// convolution_stage2
module convolution_stage2 (
          in1,
          in2,
          in3,
          in4,
          in5,
          in6,
          in7,
          in8,
          clk,
          rst,
          start,
          conv_out
  );
==> flow/config.mk <==
export PLATFORM = sky130hd
export DESIGN_NAME = convolution_stage2
export DESIGN_NICKNAME = convolution_stage2
export VERILOG_FILES = /design/flow/design.v
export SDC_FILE = /design/flow/constraint.sdc
export NUM_CORES = 4
export LEC_CHECK = 0
export ABC_AREA = 0
export CAP_MARGIN = 20
export CORE_ASPECT_RATIO = 0.5
export CORE_MARGIN = 4
export CORE_UTILIZATION = 48
export CTS_CLUSTER_DIAMETER = 331
export CTS_CLUSTER_SIZE = 43
export GPL_ROUTABILITY_DRIVEN = 1
export GPL_TIMING_DRIVEN = 1
export HOLD_SLACK_MARGIN = 0.06
export MAX_ROUTING_LAYER = met5
export PLACE_DENSITY_LB_ADDON = 0.3
export SETUP_SLACK_MARGIN = 0.21
export SLEW_MARGIN = 5
export TNS_END_PERCENT = 15
==> flow/constraint.sdc <==
create_clock -name core_clock -period 10.2 [get_ports {clk}]
set_input_delay 2.0400 -clock core_clock [delete_from_list [all_inputs] [get_ports {clk}]]
set_output_delay 2.0400 -clock core_clock [all_outputs]
set_load 0.01 [all_outputs]
run.sh (not shown) runs the stock make flow with config.mk's settings and CLKGATE_MAP_FILE=.
The baseline finished with setup timing left.
Rerun with:
- PLACE_DENSITY: default -> 0.79
- PLACE_DENSITY_LB_ADDON: 0.3 -> default
- SETUP_SLACK_MARGIN: 0.21 -> 3.0
- SLEW_MARGIN: 5 -> 25
Outcome: The new run produced a layout that fails on setup timing. Global-route usage went up by 1.2 points. Design area is about the same. Clock-buffer cell count is unchanged. Critical path depth went down by 1. Die size stays the same. Hold slack gains 0.0065 ns.
Rerun with:
- ABC_AREA: 0 -> default
- CORE_ASPECT_RATIO: 0.5 -> default
- CORE_MARGIN: 4 -> 2
- CORE_UTILIZATION: 48 -> 52
- CTS_CLUSTER_DIAMETER: 331 -> default
- CTS_CLUSTER_SIZE: 43 -> default
- GPL_ROUTABILITY_DRIVEN: 1 -> default
- GPL_TIMING_DRIVEN: 1 -> default
- HOLD_SLACK_MARGIN: 0.06 -> default
- MAX_ROUTING_LAYER: met5 -> default
- PLACE_DENSITY: 0.79 -> default
- SETUP_SLACK_MARGIN: 3.0 -> default
- SLEW_MARGIN: 25 -> 20
- TNS_END_PERCENT: 15 -> default
- clock period: 10.2 -> 8.15 ns (I/O delays scaled with it)
Result:
- The new run ran to the end with violations: setup timing
- count of clock-buffer cells in the layout is unchanged
- setup slack gets worse by 1.6 ns
- hold slack gets worse by 0.43 ns
- sequential cell count is unchanged
- cell count drops by 0.37%
- synthesized cell count stays the same
- global-route usage climbs by 4.5 points
Rerun with:
- CORE_UTILIZATION: 52 -> 68
- CTS_CLUSTER_DIAMETER: default -> 223
- CTS_CLUSTER_SIZE: default -> 97
- PLACE_DENSITY: default -> 0.42
- SETUP_SLACK_MARGIN: default -> -0.73
=> With this change the flow did not get past 5_1_grt. Die size drops by about 23%. Synthesized cell count does not change. Area after synthesis stays the same.
Rerun with:
- CORE_UTILIZATION: 68 -> 24
- CTS_CLUSTER_DIAMETER: 223 -> default
- CTS_CLUSTER_SIZE: 97 -> default
- PLACE_DENSITY: 0.42 -> default
- SETUP_SLACK_MARGIN: -0.73 -> default
- clock period: 8.15 -> 13.5 ns (I/O delays scaled with it)
=> Now the flow completed without violations. Die area went up to 2.8 times its value. Synthesized cell count is unchanged. Synthesized area is unchanged.

========
convolution_stage2 again, from the RTL that the note above started with.
==> flow/config.mk <==
export PLATFORM = sky130hd
export DESIGN_NAME = convolution_stage2
export DESIGN_NICKNAME = convolution_stage2
export VERILOG_FILES = /design/flow/design.v
export SDC_FILE = /design/flow/constraint.sdc
export NUM_CORES = 4
export LEC_CHECK = 0
export CAP_MARGIN = 20
export CORE_MARGIN = 2
export CORE_UTILIZATION = 70
export CTS_CLUSTER_DIAMETER = 209
export CTS_CLUSTER_SIZE = 41
export HOLD_SLACK_MARGIN = -0.05
export MAX_ROUTING_LAYER = met4
export SLEW_MARGIN = 30
==> flow/constraint.sdc <==
create_clock -name core_clock -period 12.0 [get_ports {clk}]
set_input_delay 2.4000 -clock core_clock [delete_from_list [all_inputs] [get_ports {clk}]]
set_output_delay 2.4000 -clock core_clock [all_outputs]
set_load 0.01 [all_outputs]
The starting point died in global routing (5_1_grt), error GRT-0232.
Next try:
Settings changed: CORE_UTILIZATION 70 to 40, CTS_CLUSTER_DIAMETER 209 to unset, CTS_CLUSTER_SIZE 41 to unset, HOLD_SLACK_MARGIN -0.05 to unset, MAX_ROUTING_LAYER met4 to unset, SLEW_MARGIN 30 to 20.
Clock period 12.0 ns to 13.5 ns, I/O delays scaled along.
Now the flow produced a clean layout. Synthesized area stays the same. Synthesized cell count is unchanged. Die area went up by well over a third.
Next try:
Settings changed: CORE_UTILIZATION 40 to 58.
Clock period 13.5 ns to 10.0 ns, I/O delays scaled along.
After rerunning: Now the flow finished with setup timing left. Routed wire length is about the same. Worst hold slack loses 0.70 ns. Worst setup slack degrades by 2.7 ns. Final area is higher by 12%. Sequential share of layout area is about the same. First-iteration DRC count climbs by 28%. Die area fell by 31%. Critical path depth falls by 3. Non-clock buffer count goes up by 1101. Synthesized cell count stays the same.
Next try:
Settings changed: CORE_UTILIZATION 58 to 65, SETUP_SLACK_MARGIN set to -0.12.
Clock period 10.0 ns to 11.9 ns, I/O delays scaled along.
The changed run finished but fails on setup timing.
Cell area went down by 2.1%.
Critical path depth went up by 2.
Utilization went up by 7.0 points.
Next try:
Settings changed: CORE_UTILIZATION 65 to 68.
After rerunning: This time the run aborted during global routing (5_1_grt) on GRT-0116; die size drops by about 4.4%; synthesized cell count is unchanged; area after synthesis does not change.
